Setup of the baseline:
Design alu_top, start of the top module:
module alu_top(clk, a, b, op, out, carry_out, over_flow, zero);
Size in the first run: roughly 110 flip-flops, ~100 I/O pins.
Settings: LEC_CHECK=0, CAP_MARGIN=0, CORE_MARGIN=2, CORE_UTILIZATION=72, CTS_CLUSTER_DIAMETER=100, CTS_CLUSTER_SIZE=14, HOLD_SLACK_MARGIN=-0.08, MAX_ROUTING_LAYER=met4, PLACE_DENSITY_LB_ADDON=0.29, SETUP_SLACK_MARGIN=1.0, SLEW_MARGIN=20; clock period 7.16 ns.
run.sh (not shown) runs the stock make flow with config.mk's settings and CLKGATE_MAP_FILE=.
In the summary table, the baseline is marked failed, with error DPL-0038 raised in 4_1_cts.
For the candidate, these inputs were changed with respect to the baseline:
Settings: putting PLACE_DENSITY at 0.35 where nothing was set; clearing PLACE_DENSITY_LB_ADDON, which used to be 0.29; swapping 1.0 for -0.85 in SETUP_SLACK_MARGIN; swapping 14 for 16 in CTS_CLUSTER_SIZE; putting ABC_AREA at 1 where nothing was set; clearing MAX_ROUTING_LAYER, which used to be met4; clearing HOLD_SLACK_MARGIN, which used to be -0.08; swapping 100 for 380 in CTS_CLUSTER_DIAMETER; swapping 7.16 for 11.6 in the clock period (ns, I/O delays scaled along).
### Flow results
The candidate gives less post-detailed-placement half-perimeter wirelength than the baseline did.
The candidate vs the baseline — fraction of synthesized cell area in xor and xnor cells rose 0.33 points.
For yosys cell count, dividing the value from the baseline by the value from the candidate gives 0.929.
The baseline → the candidate: synthesized cell count went up 49, area after synthesis went down about 3.4%, placer's final routability congestion estimate went down about 9%, share of cell area taken by muxes after synthesis went down 3.6 points.
Stage in which a tool error killed the candidate: 5_1_grt.
Status: number of register bits inferred by synthesis parity (the candidate, the baseline)
Looking only at Yosys chip area, and setting everything else aside, the lower value of the candidate and the baseline goes to the candidate.
Against the baseline, instance count after placement with tap cells included in the candidate rose slightly.

## red
Starting RTL as in the previous note.
export LEC_CHECK = 0
export ABC_AREA = 1
export CAP_MARGIN = 20
export CORE_MARGIN = 2
export CORE_UTILIZATION = 68
export CTS_CLUSTER_DIAMETER = 380
export CTS_CLUSTER_SIZE = 16
export SETUP_SLACK_MARGIN = -0.85
export SLEW_MARGIN = 20
create_clock -name core_clock -period 11.4 [get_ports {clk}]
The flow completed for red, but it is not clean: the layout still shows setup timing.
[inputs] blue vs red
Settings: setting PLACE_DENSITY_LB_ADDON to 0.2 for the first time; changing CORE_UTILIZATION from 68 to 72; changing CAP_MARGIN from 20 to 35; changing the clock period (ns, I/O delays scaled along) from 11.4 to 11.7.
### Flow results
The final report for blue shows a completed flow and a layout that fails verification, specifically setup timing.
Between red and blue, count of plain and timing-repair buffers in the layout is lower for blue, red comes in above that.
From red to blue the numbers moved as follows: cell internal power dissipation has decreased; total power saw an increase; die size lower.
Total wire length after detailed routing, blue vs red: up by more than a quarter
In the reports for red and blue, the larger static leakage power belongs to red.
> inputs changed (blue -> green)
Settings: changing CTS_CLUSTER_SIZE from 16 to 15; removing CTS_CLUSTER_DIAMETER (formerly 380); removing SETUP_SLACK_MARGIN (formerly -0.85); changing CORE_UTILIZATION from 72 to 58; removing PLACE_DENSITY_LB_ADDON (formerly 0.2); changing the clock period (ns, I/O delays scaled along) from 11.7 to 7.88.
==> comparison <==
Cmp green vs blue: part of the total power dissipated in combinational logic lower in green
green ends up with a sequential share of power that is 2.5 points higher than in blue.
green against blue: highest clock rate climbed 7.5%, post-synthesis to final-layout area growth climbed 0.88 points.
[flow] green | stages: complete | final checks: fail | reason: setup timing
Re flip-flop count: no difference whatsoever between blue and green.
green — combinational fraction of the cell area 1.5 points lower, blue as reference
Compared to blue, green leaves more free space in the core.
Changes in orange relative to green:
Settings: CTS_CLUSTER_DIAMETER newly set to 373; PLACE_DENSITY newly set to 0.8; CORE_UTILIZATION changed from 58 to 70; the clock period (ns, I/O delays scaled along) changed from 7.88 to 11.4.
Findings:
Taking green as the reference, in orange hold slack went up 0.029 ns, number of cell instances on the worst register-to-register path went down 2, post-layout instance area went down 0.51%, total instance count after detailed placement went down 49. Compared orange vs green, and final cell count is down in orange. Relative to green, core utilization at floorplan has gone up in orange. green -> orange: sum of overflow across all layers after global routing delta 0, exact match. On relative max-transition margin, orange does worse than green. The part of the power in combinational logic of orange is higher than that of green. Taking green as the reference point, the switching part of the total of orange rises by 5.5 points. Completing all stages was not enough for orange: its layout failed the final checks because of setup timing.
Here is what was changed in the inputs of purple compared with orange.
Settings: CAP_MARGIN now 20, was 35; CTS_CLUSTER_DIAMETER no longer set, was 373; CORE_UTILIZATION now 18, was 70; CTS_CLUSTER_SIZE no longer set, was 15; ABC_AREA no longer set, was 1; PLACE_DENSITY no longer set, was 0.8; the clock period (ns, I/O delays scaled along) now 14.2, was 11.4.
==> comparison <==
Of orange and purple, just one finished clean: purple. orange -> stages 100% | layout checks FAIL | setup timing. purple against orange: first-pass GRT wire length dropped 1.0%; post-synthesis share of cell area spent on full adders, half adders and majority gates now smaller; clock power climbed about 5%. The routed wire length of purple was superior to that of orange. Going from orange to purple, fraction of area in registers now sits lower, total power now sits lower.

## exp/garnet
The RTL this note starts from:
==> flow/design.v <==
module alu_top(clk, a, b, op, out, carry_out, over_flow, zero);
input clk;
input [31:0] a, b;
input [2:0] op;
output reg [31:0] out;
output reg carry_out, over_flow, zero;
reg [31:0] a_r, b_r;
reg [2:0] op_r;
wire [31:0] alu_out;
wire alu_carry_out, alu_over_flow, alu_zero;
ALU alu_core(a_r, b_r, op_r, alu_out, alu_carry_out, alu_over_flow, alu_zero);
always @(posedge clk) begin
	a_r <= a;
	b_r <= b;
	op_r <= op;
	out <= alu_out;
	carry_out <= alu_carry_out;
	over_flow <= alu_over_flow;
	zero <= alu_zero;
end
endmodule

module xorgate(a, b, out);
output[31:0] out;
input wire[31:0] a, b;
generate  
genvar index;
for (index = 0; index<32; index = index + 1)
	begin: xorgen
		xor xor1(out[index], a[index], b[index]);
	end
endgenerate
endmodule
module andgate(a, b, out);
output[31:0] out;
input[31:0] a, b;
generate  
genvar index;
for (index = 0; index<32; index = index + 1)
	begin: andgen
		and and1(out[index], a[index], b[index]);  
	end
endgenerate
endmodule
module orgate(a, b, out);
output[31:0] out;
input[31:0] a, b;
generate  
genvar index;
for (index = 0; index<32; index = index + 1)
	begin: orgen
		or or1(out[index], a[index], b[index]);
	end
endgenerate
endmodule
module adder(sum, carryout, a, b, carryin);
output sum, carryout;
input a, b, carryin;
xor sumbit(sum, a, b, carryin);
and bc(b_c, b, carryin);
and ac(a_c, a, carryin);
and ab(a_b, a, b);
or cout(carryout, b_c, a_c, a_b);
endmodule
module adder32Bit(addo, carryout, over_flow, A, B, carry_in);
output[31:0] addo;  
output carryout;  
output over_flow;  
input[31:0] A;  
input[31:0] B;  
input carry_in;
wire[31:0] carry_oarray;
adder adder_init (addo[0], carry_oarray[0], A[0], B[0], carry_in);
adder adder1 (addo[1], carry_oarray[1], A[1], B[1], carry_oarray[0]);
generate  
genvar index;
for (index = 2; index<32; index = index + 1)
	begin: add32b
	adder addergen (addo[index], carry_oarray[index], A[index], B[index], carry_oarray[index-1]);
	end
endgenerate
assign carryout = carry_oarray[31];
wire abxor, abcoutxor;
xor xor1(abxor, A[31], B[31]);
xor xor2(abcoutxor, carryout, abxor);
xor xor3(over_flow, addo[31], abcoutxor);
endmodule 
module slt(sum, overflow, slto);
input[31:0] sum;
input overflow;
output slto;
xor slt_xor(slto, sum[31], overflow);
endmodule
module structuralMultiplexer(out, mux_command, ando, oro, xoro, addo, slto);
output[31:0] out;
input[2:0] mux_command;  
input[31:0] ando;  
input[31:0] oro;  
input[31:0] xoro;  
input[31:0] addo;  
input slto;  
wire[2:0] inv_command;
wire[31:0] enableand, enableor, enablexor, enableadd;  
wire enableslt;  
not notCommand0(inv_command[0], mux_command[0]);  
not notCommand1(inv_command[1], mux_command[1]);
not notCommand2(inv_command[2], mux_command[2]);
and slt_and(enableslt, slto, inv_command[2], mux_command[1], inv_command[0]);
generate
genvar index;
for (index = 0; index<32; index = index + 1)
	begin: muxgen 
		and ando_and(enableand[index], ando[index], inv_command[2], mux_command[1], mux_command[0]);  
		and oro_and(enableor[index], oro[index], mux_command[2], inv_command[1], inv_command[0]);  
		and xoro_and(enablexor[index], xoro[index], inv_command[2], inv_command[1], mux_command[0]);  
		and addo_and(enableadd[index], addo[index], inv_command[2], inv_command[1], inv_command[0]);  
		or or1(out[index], enableand[index],  enableor[index], enablexor[index], enableadd[index], enableslt);  
	end
endgenerate
endmodule
module LUT(mux_command, a_inv, b_inv, carry_in, allow_overflow, addr);
output reg[2:0] mux_command;
output reg a_inv;
output reg b_inv;
output reg carry_in;
output reg allow_overflow;
input[2:0] addr;
always @ (addr) begin
	case(addr)
	3'd0: begin mux_command = 3'b000; a_inv = 0; b_inv = 0; carry_in = 0; allow_overflow = 1; end  
	3'd1: begin mux_command = 3'b000; a_inv = 0; b_inv = 1; carry_in = 1; allow_overflow = 1; end  
	3'd2: begin mux_command = 3'b001; a_inv = 0; b_inv = 0; carry_in = 0; allow_overflow = 1; end  
	3'd3: begin mux_command = 3'b010; a_inv = 0; b_inv = 1; carry_in = 1; allow_overflow = 0; end  
	3'd4: begin mux_command = 3'b011; a_inv = 0; b_inv = 0; carry_in = 0; allow_overflow = 1; end  
	3'd6: begin mux_command = 3'b011; a_inv = 1; b_inv = 1; carry_in = 0; allow_overflow = 1; end  
	3'd7: begin mux_command = 3'b100; a_inv = 0; b_inv = 0; carry_in = 0; allow_overflow = 1; end  
	3'd5: begin mux_command = 3'b100; a_inv = 1; b_inv = 1; carry_in = 0; allow_overflow = 1; end  
default: $display("Please check inputs");
endcase
end
endmodule
module ALU(a, b, addr, out, carry_out, over_flow, zero);
input[31:0] a, b;
input[2:0] addr;  
output[31:0] out;
output carry_out, over_flow, zero;
wire carry_in, b_inv;  
wire a_inv, allow_overflow;  
wire[2:0] mux_command;
wire[31:0] A, B;  
wire[31:0] addo, xoro, ando, oro;
wire slto;
LUT lookuptable(mux_command, a_inv, b_inv, carry_in, allow_overflow, addr);
generate
genvar index;
for (index = 0; index<32; index = index + 1)
	begin: abinv_gen
		xor a_invgen(A[index], a[index], a_inv);  
		xor b_invgen(B[index], b[index], b_inv);  
	end
endgenerate
andgate and_gate(A, B, ando);  
orgate or_gate(A, B, oro);  
xorgate xor_gate(A, B, xoro);  
adder32Bit add_gate(addo, carry_out, over_flow, A, B, carry_in);  
slt slt_gate(addo, over_flow, slto);
and allowoverflow_and(overflow, over_flow, allow_overflow);
structuralMultiplexer mux_structure(out, mux_command, ando, oro, xoro, addo, slto);
wire[31:0] equal;
generate  
genvar index1;
for (index1 = 0; index1 <32; index1 = index1+1)begin
                nor nor1(equal[index1], out[index1], 0);
end
endgenerate
and and1(zero, equal[0], equal[1], equal[2], equal[3],equal[4],equal[5],equal[6],equal[7],equal[8],equal[9],equal[10],equal[11],equal[12],equal[13],equal[14],equal[15],equal[16],equal[17],equal[18],equal[19],equal[20],equal[21],equal[22],equal[23],equal[24],equal[25],equal[26],equal[27],equal[28],equal[29],equal[30],equal[31]);
endmodule
export LEC_CHECK = 0
export CAP_MARGIN = 5
export CORE_ASPECT_RATIO = 0.93
export CORE_MARGIN = 2
export CORE_UTILIZATION = 72
export CTS_CLUSTER_DIAMETER = 100
export CTS_CLUSTER_SIZE = 84
export HOLD_SLACK_MARGIN = -0.08
export PLACE_DENSITY = 0.39
export SETUP_SLACK_MARGIN = 1.0
export SLEW_MARGIN = 20
create_clock -name core_clock -period 7.16 [get_ports {clk}]
What ended exp/garnet was a tool error in 4_1_cts; the run never finished.
## Diff of input files: exp/amber against exp/garnet
Settings: CORE_ASPECT_RATIO: 0.93 -> unset; SETUP_SLACK_MARGIN: 1.0 -> unset; CORE_UTILIZATION: 72 -> 58; PLACE_DENSITY: 0.39 -> unset; CTS_CLUSTER_SIZE: 84 -> unset; CAP_MARGIN: 5 -> 20; CTS_CLUSTER_DIAMETER: 100 -> unset; HOLD_SLACK_MARGIN: -0.08 -> unset; the clock period (ns, I/O delays scaled along): 7.16 -> 7.88.
## What came out
- Comparing exp/garnet and exp/amber, the higher total placed cells including tap cells was measured on exp/amber.
- [compare] base=exp/garnet new=exp/amber: net count entering floorplan held, synthesized cell count barely changed, worst setup timing slack at the placement stage saw an increase, async set or reset register ratio after synthesis has remained practically unchanged.
- Layout checks on exp/amber: not met. Flow itself completed; violations: setup timing.
- exp/amber reports a lower global placer's final weighted congestion than exp/garnet does.
- Compared exp/garnet against exp/amber; chip area line of the yosys report within noise.
- Die size (exp/amber / exp/garnet): 1.2
Changes in exp/tundra relative to exp/amber:
Settings: swapping 58 for 59 in CORE_UTILIZATION; swapping 7.88 for 11.2 in the clock period (ns, I/O delays scaled along).
Notes after the runs:
- In exp/tundra the implementation completed, yet the final layout does not meet the checks, the culprit being setup timing.
- Comparing exp/tundra and exp/amber, the lower global-route wire length before repair is on exp/tundra.
- Comparing exp/tundra and exp/amber, the higher maximum ir drop on the vdd rail was measured on exp/amber.
- exp/tundra does worse than exp/amber on worst hold slack.
- Going from exp/amber to exp/tundra, the sum of negative setup slack was found to have gone up by 117.17 ns.
- Against exp/amber, exp/tundra comes in 4.8 points lower on area growth from synthesis to layout.
The following lists how exp/xenon was set up differently from exp/tundra:
Settings: CTS_CLUSTER_SIZE now 99, previously not set; CORE_UTILIZATION now 72, was 59; the clock period (ns, I/O delays scaled along) now 13.7, was 11.2.
## What came out
- The layout from exp/tundra, despite a flow that completed every stage, fails the layout checks, with the failing checks listed as setup timing.
- The flow completed for exp/xenon, but it is not clean: the layout still shows setup timing.
- Against exp/tundra as the reference, exp/xenon delivers a lower non-clock buffer count.
- Row actual slew at the worst max-slew pin: exp/xenon higher / exp/tundra lower
- Looking only at share of power burned in the clock network, and setting everything else aside, the lower value of exp/tundra and exp/xenon goes to exp/tundra.
- In the metrics for exp/tundra and exp/xenon, the one carrying the higher switching share of power is exp/xenon.
- Number of cells on the critical path was higher in the run labelled exp/tundra.
- | final core area utilization | exp/xenon vs exp/tundra | 15 points higher |
- Going from exp/tundra to exp/xenon, the total vias in the final route was found to have gone up by about 17%.
Power is estimated from default activity; no workload was simulated.
